Setup of try-amber:
Design FP_div, start of the top module:
module FP_div(FP_A, FP_B, clk, ce, FP_Z);
   parameter         K = 32;
   parameter         P = 24;
   parameter         E = 8;
   input [K-1:0]     FP_A;
   input [K-1:0]     FP_B;
   input             clk;
   input             ce;
   output [K-1:0]    FP_Z;
   reg [K-1:0]       FP_Z;
   parameter [K-1:0] ZEROS = 1'b0;
   parameter [K-1:0] ONES = 32'hffffffff;
   parameter [E-1:0] BIAS = {1'b0, ONES[E - 2:0]};
   parameter         PBITS = P + 3;
   reg [K-1:0]       A_int;
   reg [K-1:0]       B_int;
   reg [K-1:0]       FP_Z_int;
   wire [E-1:0]      exp_A;
   wire [E-1:0]      exp_B;
   wire [P-1:0]      frac_A;
   wire [P-1:0]      frac_B;
   wire              sign_A;
   wire              sign_B;
   wire              expA_FF;
   wire              expB_FF;
   wire              expA_Z;
   wire              expB_Z;
   wire              fracA_Z;
   wire              fracB_Z;
   wire [E:0]        exp_noBIAS;
   wire [E:0]        exp_Biased;
   wire [E:0]        exp_Biased_Norm;
   wire              isNaN_A;
   wire              isNaN_B;
   wire              isInf_A;
   wire              isInf_B;
   wire              isZero_A;
   wire              isZero_B;
   wire              isNaN;
   wire              isInf;
   wire              isZero;
   wire              sign;
   wire [PBITS-1:0]  frac_div;
   wire [PBITS-1:0]  frac_div_shifted;
   wire [PBITS-2:0]  fr_sh;
   wire [P-2:0]      frac_final;
   wire              underflow;
   wire              overflow;
   wire [E-1:0]      exp_final;
   wire              sticky_bit;
   wire              div_by_zero;
   always @(posedge clk)
      begin
         if (ce == 1'b1)
         begin
            A_int <= FP_A;
            B_int <= FP_B;
         end
      end
   assign sign_A = A_int[K - 1];
   assign sign_B = B_int[K - 1];
   assign exp_A = A_int[K - 2:K - E - 1];
   assign exp_B = B_int[K - 2:K - E - 1];
   assign frac_A = {1'b1, A_int[P - 2:0]};
   assign frac_B = {1'b1, B_int[P - 2:0]};
  ...
Settings: LEC_CHECK=0, CAP_MARGIN=20, CELL_PAD_IN_SITES_GLOBAL_PLACEMENT=2, CORE_MARGIN=2, CORE_UTILIZATION=40, CTS_CLUSTER_DIAMETER=400, CTS_CLUSTER_SIZE=98, PLACE_DENSITY=0.43, SETUP_SLACK_MARGIN=0.58, SLEW_MARGIN=20, TNS_END_PERCENT=10; clock period 80.0 ns.
run.sh (not shown) runs the stock make flow with config.mk's settings and CLKGATE_MAP_FILE=.
> inputs changed (try-amber -> try-quartz)
Settings: swapping 10 for 15 in TNS_END_PERCENT; swapping 98 for 32 in CTS_CLUSTER_SIZE; swapping 0.58 for -1.8 in SETUP_SLACK_MARGIN; clearing PLACE_DENSITY, which used to be 0.43; putting CORE_ASPECT_RATIO at 0.5 where nothing was set.
### Flow results
- Every run (try-amber and try-quartz) finished clean.
- Looking only at non-clock buffer count, and setting everything else aside, the higher value of try-amber and try-quartz goes to try-amber.
- There was hardly any difference in synthesis-to-finish area growth between try-quartz and try-amber.
- Diff try-amber..try-quartz | fraction of area in non-clock buffers | negligible
[inputs] try-maple vs try-quartz
Settings: removing CELL_PAD_IN_SITES_GLOBAL_PLACEMENT (formerly 2); changing CTS_CLUSTER_SIZE from 32 to 75; setting GPL_TIMING_DRIVEN to 0 for the first time; changing CORE_MARGIN from 2 to 7; setting MAX_ROUTING_LAYER to met4 for the first time; changing CORE_UTILIZATION from 40 to 19; removing TNS_END_PERCENT (formerly 15); removing CTS_CLUSTER_DIAMETER (formerly 400); setting PLACE_DENSITY to 0.6 for the first time; removing SETUP_SLACK_MARGIN (formerly -1.8); removing CORE_ASPECT_RATIO (formerly 0.5).
## What came out
- The total die size number comes out lower for try-quartz vs try-maple.
- The cell count after placement in try-maple sits 23% above the value recorded for try-quartz.
- In terms of required time at the worst-slack endpoint, try-quartz and try-maple differ only marginally.
- try-maple has non-clock buffer count above what try-quartz had.
- try-quartz ended up with a2111oi_0 as its slowest cell on the critical path; try-maple ended up with buf_1.
- Relative to try-quartz, slew at the pin closest to its max-slew limit has decreased by 110 ps in try-maple.
- Of try-maple and try-quartz, it is try-maple that has the lower number of global-route vias before repair.
- try-quartz → try-maple: depth of the most critical reg-to-reg path lost 1.3%; wire length lost 9600 microns.
- On try-maple: delay of the slowest cell on the worst path is 60 ps lower than what try-quartz gave.
- Diff try-quartz -> try-maple | maximum frequency | down by a few percent
The inputs of try-yarrow differ from those of try-maple as listed below.
Settings: clearing CTS_CLUSTER_SIZE, which used to be 75; swapping 19 for 62 in CORE_UTILIZATION; clearing GPL_TIMING_DRIVEN, which used to be 0; putting ABC_AREA at 1 where nothing was set; clearing MAX_ROUTING_LAYER, which used to be met4; swapping 7 for 2 in CORE_MARGIN; swapping 80.0 for 35.8 in the clock period (ns, I/O delays scaled along).
## What came out
Synthesized chip area reported by yosys: try-yarrow vs try-maple up about 11%
Going from try-maple to try-yarrow, the routability-driven placement congestion ratio was found to have gone up by 13%.
Of try-maple and try-yarrow, only try-maple finishes the flow clean.
try-yarrow did not finish; a tool error ended it in clock tree synthesis.
Of try-yarrow and try-maple, it is try-yarrow that has the higher synthesized cell count.
Total cell area at the placement stage (try-yarrow over try-maple): increase, 38%
Die area of try-yarrow falls short of that of try-maple by more than half.
For post-synthesis net count, dividing the value from try-maple by the value from try-yarrow gives 0.814.
Measured against try-maple, the width of the die of try-yarrow comes out at 0.57 times the reference value.
Between try-maple and try-yarrow, mux contribution to synthesized area is lower for try-yarrow, try-maple comes in above that.

========
FP_div again, from the RTL that the note above started with.
Design FP_div, start of the top module:
module FP_div(FP_A, FP_B, clk, ce, FP_Z);
   parameter         K = 32;
   parameter         P = 24;
   parameter         E = 8;
   input [K-1:0]     FP_A;
   input [K-1:0]     FP_B;
   input             clk;
   input             ce;
   output [K-1:0]    FP_Z;
   reg [K-1:0]       FP_Z;
   parameter [K-1:0] ZEROS = 1'b0;
   parameter [K-1:0] ONES = 32'hffffffff;
   parameter [E-1:0] BIAS = {1'b0, ONES[E - 2:0]};
   parameter         PBITS = P + 3;
   reg [K-1:0]       A_int;
   reg [K-1:0]       B_int;
   reg [K-1:0]       FP_Z_int;
   wire [E-1:0]      exp_A;
   wire [E-1:0]      exp_B;
   wire [P-1:0]      frac_A;
   wire [P-1:0]      frac_B;
   wire              sign_A;
   wire              sign_B;
   wire              expA_FF;
   wire              expB_FF;
   wire              expA_Z;
   wire              expB_Z;
   wire              fracA_Z;
   wire              fracB_Z;
   wire [E:0]        exp_noBIAS;
   wire [E:0]        exp_Biased;
   wire [E:0]        exp_Biased_Norm;
   wire              isNaN_A;
   wire              isNaN_B;
   wire              isInf_A;
   wire              isInf_B;
   wire              isZero_A;
   wire              isZero_B;
   wire              isNaN;
   wire              isInf;
   wire              isZero;
   wire              sign;
   wire [PBITS-1:0]  frac_div;
   wire [PBITS-1:0]  frac_div_shifted;
   wire [PBITS-2:0]  fr_sh;
   wire [P-2:0]      frac_final;
   wire              underflow;
   wire              overflow;
   wire [E-1:0]      exp_final;
   wire              sticky_bit;
   wire              div_by_zero;
   always @(posedge clk)
      begin
         if (ce == 1'b1)
         begin
            A_int <= FP_A;
            B_int <= FP_B;
         end
      end
   assign sign_A = A_int[K - 1];
   assign sign_B = B_int[K - 1];
   assign exp_A = A_int[K - 2:K - E - 1];
   assign exp_B = B_int[K - 2:K - E - 1];
   assign frac_A = {1'b1, A_int[P - 2:0]};
   assign frac_B = {1'b1, B_int[P - 2:0]};
   assign expA_FF = (A_int[K - 2:K - E - 1] == ONES[K - 2:K - E - 1]) ? 1'b1 : 
                    1'b0;
  ...
export LEC_CHECK = 0
export ABC_AREA = 1
export CAP_MARGIN = 20
export CORE_MARGIN = 2
export CORE_UTILIZATION = 72
export CTS_CLUSTER_DIAMETER = 223
export CTS_CLUSTER_SIZE = 98
export PLACE_DENSITY = 0.4
export SLEW_MARGIN = 20
create_clock -name core_clock -period 51.5 [get_ports {clk}]
The baseline finished clean.
Next try:
==> flow/config.mk (replaced) <==
export PLATFORM = sky130hd
export DESIGN_NAME = FP_div
export DESIGN_NICKNAME = FP_div
export VERILOG_FILES = /design/flow/design.v
export SDC_FILE = /design/flow/constraint.sdc
export NUM_CORES = 4
export LEC_CHECK = 0
export CAP_MARGIN = 20
export CORE_MARGIN = 2
export CORE_UTILIZATION = 45
export PLACE_DENSITY = 0.6
export SLEW_MARGIN = 20
==> flow/constraint.sdc (replaced) <==
create_clock -name core_clock -period 70.5 [get_ports {clk}]
set_input_delay 14.1000 -clock core_clock [delete_from_list [all_inputs] [get_ports {clk}]]
set_output_delay 14.1000 -clock core_clock [all_outputs]
set_load 0.01 [all_outputs]
Result: Clock-buffer cell count does not change. Utilization came out lower by 28 points. Final area came out lower by 7.7%. Global-route usage came out lower by 17 points. Via count came out lower by about 20%. Worst hold slack is worse by 14 ps. Setup slack is better by 2800 ps. Wire length came out lower by about 16%. Register-to-register slack is better by 2800 ps.
Next try:
--- a/flow/config.mk
+++ b/flow/config.mk
@@ -8,5 +8,5 @@
 export CAP_MARGIN = 20
 export CORE_MARGIN = 2
-export CORE_UTILIZATION = 45
+export CORE_UTILIZATION = 38
 export PLACE_DENSITY = 0.6
 export SLEW_MARGIN = 20
=>
- The new run went through all stages and came out clean
- routed wire length grows by a few percent
- sequential share of layout area barely changes
- synthesized area does not change
- maximum frequency is about the same
- synthesized cell count does not change
- final area hardly moves
- worst setup slack got worse by 28 ps
- non-clock buffer count shrinks by 40

========
Setup of try-zinc:
The RTL this note starts from:
==> flow/design.v <==
module a_s(op_a, op_m, as, outp);
   parameter        NBITS = 6;
   input [NBITS:0]  op_a;
   input [NBITS:0]  op_m;
   input            as;
   output [NBITS:0] outp;
   reg [NBITS:0]    outp;
   always @(as or op_a or op_m)
   begin: adder_subt
      if (as == 1'b1)
         outp <= op_a + op_m;
      else
         outp <= op_a - op_m;
   end
endmodule
module div_nr_wsticky(A, B, Q, sticky);
   parameter             NBITS = 6;
   parameter             PBITS = 8;
   input [NBITS-1:0]     A;
   input [NBITS-1:0]     B;
   output [PBITS-1:0]    Q;
   output                sticky;
   parameter [NBITS-1:0] ZEROS = 0;
   reg [NBITS:0]         YY_in[0:PBITS];
   reg [PBITS-1:0]       QQ_in[0:PBITS];
   reg [NBITS:0]         m_cablesIn[0:PBITS];
   wire [NBITS:0]        m_cablesOut[0:PBITS];
   wire [PBITS:0]        a_or_s;
   wire [PBITS-1:0]      QQ;
   wire [NBITS-1:0]      YY;
   wire [NBITS-1:0]      XX;
   assign XX = A;
   assign YY = B;
   assign Q = QQ;
   assign a_or_s[0] = 1'b0;
   always @(*) m_cablesIn[0] <= {1'b0, XX};
   always @(*) YY_in[0] <= {1'b0, YY};
   generate
      begin : xhdl0
         genvar                I;
         for (I = 0; I <= PBITS - 1; I = I + 1)
         begin : divisor
            a_s #(NBITS) int_mod(.op_a(m_cablesIn[I]), .op_m(YY_in[I]), .as(a_or_s[I]), .outp(m_cablesOut[I]));
         end
      end
   endgenerate
   generate
      begin : xhdl1
         genvar                I;
         for (I = 0; I <= PBITS - 1; I = I + 1)
         begin : conex
            assign a_or_s[I + 1] = m_cablesOut[I][NBITS];
            always @(*) m_cablesIn[I + 1] <= {m_cablesOut[I][NBITS - 1:0], 1'b0};
            always @(*) YY_in[I + 1] <= YY_in[I];
            always @(*) QQ_in[I + 1][I] <= a_or_s[I + 1];
            if (I > 0)
            begin : rest
               always @(*) QQ_in[I + 1][I - 1:0] <= QQ_in[I][I - 1:0];
            end
         end
      end
   endgenerate
   generate
      begin : xhdl2
         genvar                I;
         for (I = 0; I <= PBITS - 1; I = I + 1)
         begin : quotient
            assign QQ[I] = (~QQ_in[PBITS][PBITS - 1 - I]);
         end
      end
   endgenerate
   assign sticky = (m_cablesOut[PBITS - 1] == ZEROS) ? 1'b0 : 
                   1'b1;
endmodule
module FP_div(FP_A, FP_B, clk, ce, FP_Z);
   parameter         K = 32;
   parameter         P = 24;
   parameter         E = 8;
   input [K-1:0]     FP_A;
   input [K-1:0]     FP_B;
   input             clk;
   input             ce;
   output [K-1:0]    FP_Z;
   reg [K-1:0]       FP_Z;
   parameter [K-1:0] ZEROS = 1'b0;
   parameter [K-1:0] ONES = 32'hffffffff;
   parameter [E-1:0] BIAS = {1'b0, ONES[E - 2:0]};
   parameter         PBITS = P + 3;
   reg [K-1:0]       A_int;
   reg [K-1:0]       B_int;
   reg [K-1:0]       FP_Z_int;
   wire [E-1:0]      exp_A;
   wire [E-1:0]      exp_B;
   wire [P-1:0]      frac_A;
   wire [P-1:0]      frac_B;
   wire              sign_A;
   wire              sign_B;
   wire              expA_FF;
   wire              expB_FF;
   wire              expA_Z;
   wire              expB_Z;
   wire              fracA_Z;
   wire              fracB_Z;
   wire [E:0]        exp_noBIAS;
   wire [E:0]        exp_Biased;
   wire [E:0]        exp_Biased_Norm;
   wire              isNaN_A;
   wire              isNaN_B;
   wire              isInf_A;
   wire              isInf_B;
   wire              isZero_A;
   wire              isZero_B;
   wire              isNaN;
   wire              isInf;
   wire              isZero;
   wire              sign;
   wire [PBITS-1:0]  frac_div;
   wire [PBITS-1:0]  frac_div_shifted;
   wire [PBITS-2:0]  fr_sh;
   wire [P-2:0]      frac_final;
   wire              underflow;
   wire              overflow;
   wire [E-1:0]      exp_final;
   wire              sticky_bit;
   wire              div_by_zero;
   always @(posedge clk)
      begin
         if (ce == 1'b1)
         begin
            A_int <= FP_A;
            B_int <= FP_B;
         end
      end
   assign sign_A = A_int[K - 1];
   assign sign_B = B_int[K - 1];
   assign exp_A = A_int[K - 2:K - E - 1];
   assign exp_B = B_int[K - 2:K - E - 1];
   assign frac_A = {1'b1, A_int[P - 2:0]};
   assign frac_B = {1'b1, B_int[P - 2:0]};
   assign expA_FF = (A_int[K - 2:K - E - 1] == ONES[K - 2:K - E - 1]) ? 1'b1 : 
                    1'b0;
   assign expB_FF = (B_int[K - 2:K - E - 1] == ONES[K - 2:K - E - 1]) ? 1'b1 : 
                    1'b0;
   assign expA_Z = (A_int[K - 2:K - E - 1] == ZEROS[K - 2:K - E - 1]) ? 1'b1 : 
                   1'b0;
   assign expB_Z = (B_int[K - 2:K - E - 1] == ZEROS[K - 2:K - E - 1]) ? 1'b1 : 
                   1'b0;
   assign fracA_Z = (A_int[P - 2:0] == ZEROS[P - 2:0]) ? 1'b1 : 
                    1'b0;
   assign fracB_Z = (B_int[P - 2:0] == ZEROS[P - 2:0]) ? 1'b1 : 
                    1'b0;
   assign isNaN_A = expA_FF & ((~fracA_Z));
   assign isNaN_B = expB_FF & ((~fracB_Z));
   assign isInf_A = expA_FF;
   assign isInf_B = expB_FF;
   assign isZero_A = expA_Z & fracA_Z;
   assign isZero_B = expB_Z & fracB_Z;
   assign div_by_zero = expB_Z;
   assign isNaN = isNaN_A | isNaN_B;
   assign isInf = isInf_A | isInf_B | div_by_zero;
   assign isZero = isZero_A & (~isZero_B);
   assign exp_noBIAS = ({1'b0, exp_A}) - ({1'b0, exp_B});
   assign exp_Biased = exp_noBIAS + ({1'b0, BIAS});
   assign sign = sign_A ^ sign_B;
   div_nr_wsticky #(P,PBITS) a_div(.A(frac_A), .B(frac_B), .Q(frac_div), .sticky(sticky_bit));
   assign frac_div_shifted = (frac_div[PBITS - 1] == 1'b0) ? {frac_div[PBITS - 2:0], 1'b0} : 
                             frac_div;
   assign exp_Biased_Norm = (frac_div[PBITS - 1] == 1'b0) ? exp_Biased - 1 : 
                            exp_Biased;
   assign exp_final = exp_Biased_Norm[E - 1:0];
   assign overflow = (((exp_Biased_Norm[E:E - 1] == 2'b10) | (exp_Biased_Norm[E:0] == {1'b0, ONES[E - 1:0]}))) ? 1'b1 : 
                     1'b0;
   assign underflow = (((exp_Biased_Norm[E:E - 1] == 2'b11) | (exp_Biased_Norm[E - 1:0] == ZEROS[E - 1:0]))) ? 1'b1 : 
                      1'b0;
   assign fr_sh = frac_div_shifted[PBITS - 2:0];
   assign frac_final = ((fr_sh[2] == 1'b1 & (sticky_bit == 1'b1 | fr_sh[0] == 1'b1 | fr_sh[1] == 1'b1))) ? fr_sh[PBITS - 2:PBITS - P] + 1 : 
                       (((sticky_bit == 1'b1) & (fr_sh[2:0] == 3'b100) & (fr_sh[3] == 1'b1))) ? fr_sh[PBITS - 2:PBITS - P] + 1 : 
                       fr_sh[PBITS - 2:PBITS - P];
   always @(sign or isNaN or isInf or isZero or exp_final or frac_final or underflow or overflow)
   begin: packing
      FP_Z_int[K - 1] <= sign;
      if (isNaN == 1'b1)
      begin
         FP_Z_int[K - 2:P - 1] <= ONES[E - 1:0];
         FP_Z_int[P - 2:0] <= {1'b1, ZEROS[P - 3:0]};
      end
      else if ((isInf == 1'b1) | (overflow == 1'b1))
      begin
         FP_Z_int[K - 2:P - 1] <= ONES[E - 1:0];
         FP_Z_int[P - 2:0] <= ZEROS[P - 2:0];
      end
      else if ((isZero == 1'b1) | (underflow == 1'b1))
      begin
         FP_Z_int[K - 2:P - 1] <= ZEROS[E - 1:0];
         FP_Z_int[P - 2:0] <= ZEROS[P - 2:0];
      end
      else
      begin
         FP_Z_int[K - 2:P - 1] <= exp_final;
         FP_Z_int[P - 2:0] <= frac_final;
      end
   end
   always @(posedge clk)
   begin: final_reg
      begin
         if (ce == 1'b1)
            FP_Z <= FP_Z_int;
      end
   end
endmodule
make LEC_CHECK=0 CAP_MARGIN=20 CELL_PAD_IN_SITES_DETAIL_PLACEMENT=1 CORE_ASPECT_RATIO=0.96 CORE_MARGIN=2 CORE_UTILIZATION=48 CTS_CLUSTER_DIAMETER=399 GPL_ROUTABILITY_DRIVEN=0 MAX_ROUTING_LAYER=met5 MIN_ROUTING_LAYER=met1 PLACE_DENSITY_LB_ADDON=0.14 SETUP_SLACK_MARGIN=1.03 SLEW_MARGIN=20 finish   # period 80.0 ns
Input-level comparison between try-sierra and try-zinc:
- clearing MIN_ROUTING_LAYER, which used to be met1
- swapping 399 for 400 in CTS_CLUSTER_DIAMETER
- clearing PLACE_DENSITY_LB_ADDON, which used to be 0.14
- clearing MAX_ROUTING_LAYER, which used to be met5
- swapping 48 for 40 in CORE_UTILIZATION
- putting CTS_CLUSTER_SIZE at 32 where nothing was set
- clearing GPL_ROUTABILITY_DRIVEN, which used to be 0
- clearing CORE_ASPECT_RATIO, which used to be 0.96
- putting CELL_PAD_IN_SITES_GLOBAL_PLACEMENT at 2 where nothing was set
- swapping 1.03 for 0.58 in SETUP_SLACK_MARGIN
- clearing CELL_PAD_IN_SITES_DETAIL_PLACEMENT, which used to be 1
--- outcome ---
In the reports for try-zinc and try-sierra, the larger placed instance count belongs to try-sierra. The setup slack of try-sierra is larger than that of try-zinc. When the final numbers for try-zinc and try-sierra were put side by side, the global-route wire length before repair turned out to be greater in try-zinc. Status: cell area after synthesis parity (try-zinc, try-sierra). [compare] base=try-zinc new=try-sierra: clock-pin slew on the worst setup and hold paths level; hold-critical path depth level. try-sierra ended with every stage complete and zero timing, DRC or antenna violations. Total of plain and repair buffers excluding clock buffers in try-sierra is 7.5% higher than in try-zinc. Total number of placement rows in try-sierra is 13 higher than in try-zinc. Compared to try-zinc, try-sierra has core utilization 8.0 points lower. In the reports for try-zinc and try-sierra, the larger cell area belongs to try-sierra. In the reports for try-zinc and try-sierra, the smaller maximum fanout encountered on the critical timing path belongs to try-sierra.
The inputs of try-lagoon differ from those of try-sierra as listed below.
- setting CORE_ASPECT_RATIO to 0.5 for the first time
- setting TNS_END_PERCENT to 15 for the first time
- setting PLACE_DENSITY to 0.43 for the first time
- changing CELL_PAD_IN_SITES_GLOBAL_PLACEMENT from 2 to 3
- changing CTS_CLUSTER_SIZE from 32 to 10
- changing SETUP_SLACK_MARGIN from 0.58 to -1.8
Results
try-lagoon went all the way through the flow, and no timing, DRC or antenna check failed.
Going from try-sierra to try-lagoon, worst hold slack +0.0095 ns; final area flat.
try-lagoon ends up with lower floorplan row count than try-sierra does.
> inputs changed (try-lagoon -> try-raven)
- a deleted CTS_CLUSTER_SIZE that had been 10
- a deleted CORE_ASPECT_RATIO that had been 0.5
- a change of SETUP_SLACK_MARGIN from -1.8 to -1.68
- a deleted TNS_END_PERCENT that had been 15
- a deleted CTS_CLUSTER_DIAMETER that had been 400
- a deleted PLACE_DENSITY that had been 0.43
- a deleted CELL_PAD_IN_SITES_GLOBAL_PLACEMENT that had been 3
- a change of CORE_UTILIZATION from 40 to 58
- a change of the clock period (ns, I/O delays scaled along) from 80.0 to 50.4
## What came out
What the final checks of try-raven revealed, after a flow that finished every stage, was a layout that fails on negative setup slack.
Compared with try-lagoon, try-raven instantiates a larger number of cells.
Of the two values seen for end point of the critical path, FP_Z[21] was produced by try-raven and FP_Z[19] by try-lagoon.
Total global-route track usage ended up 17 points higher on try-raven than on try-lagoon.
try-lagoon → try-raven: area growth from synthesis to layout higher, via count higher.
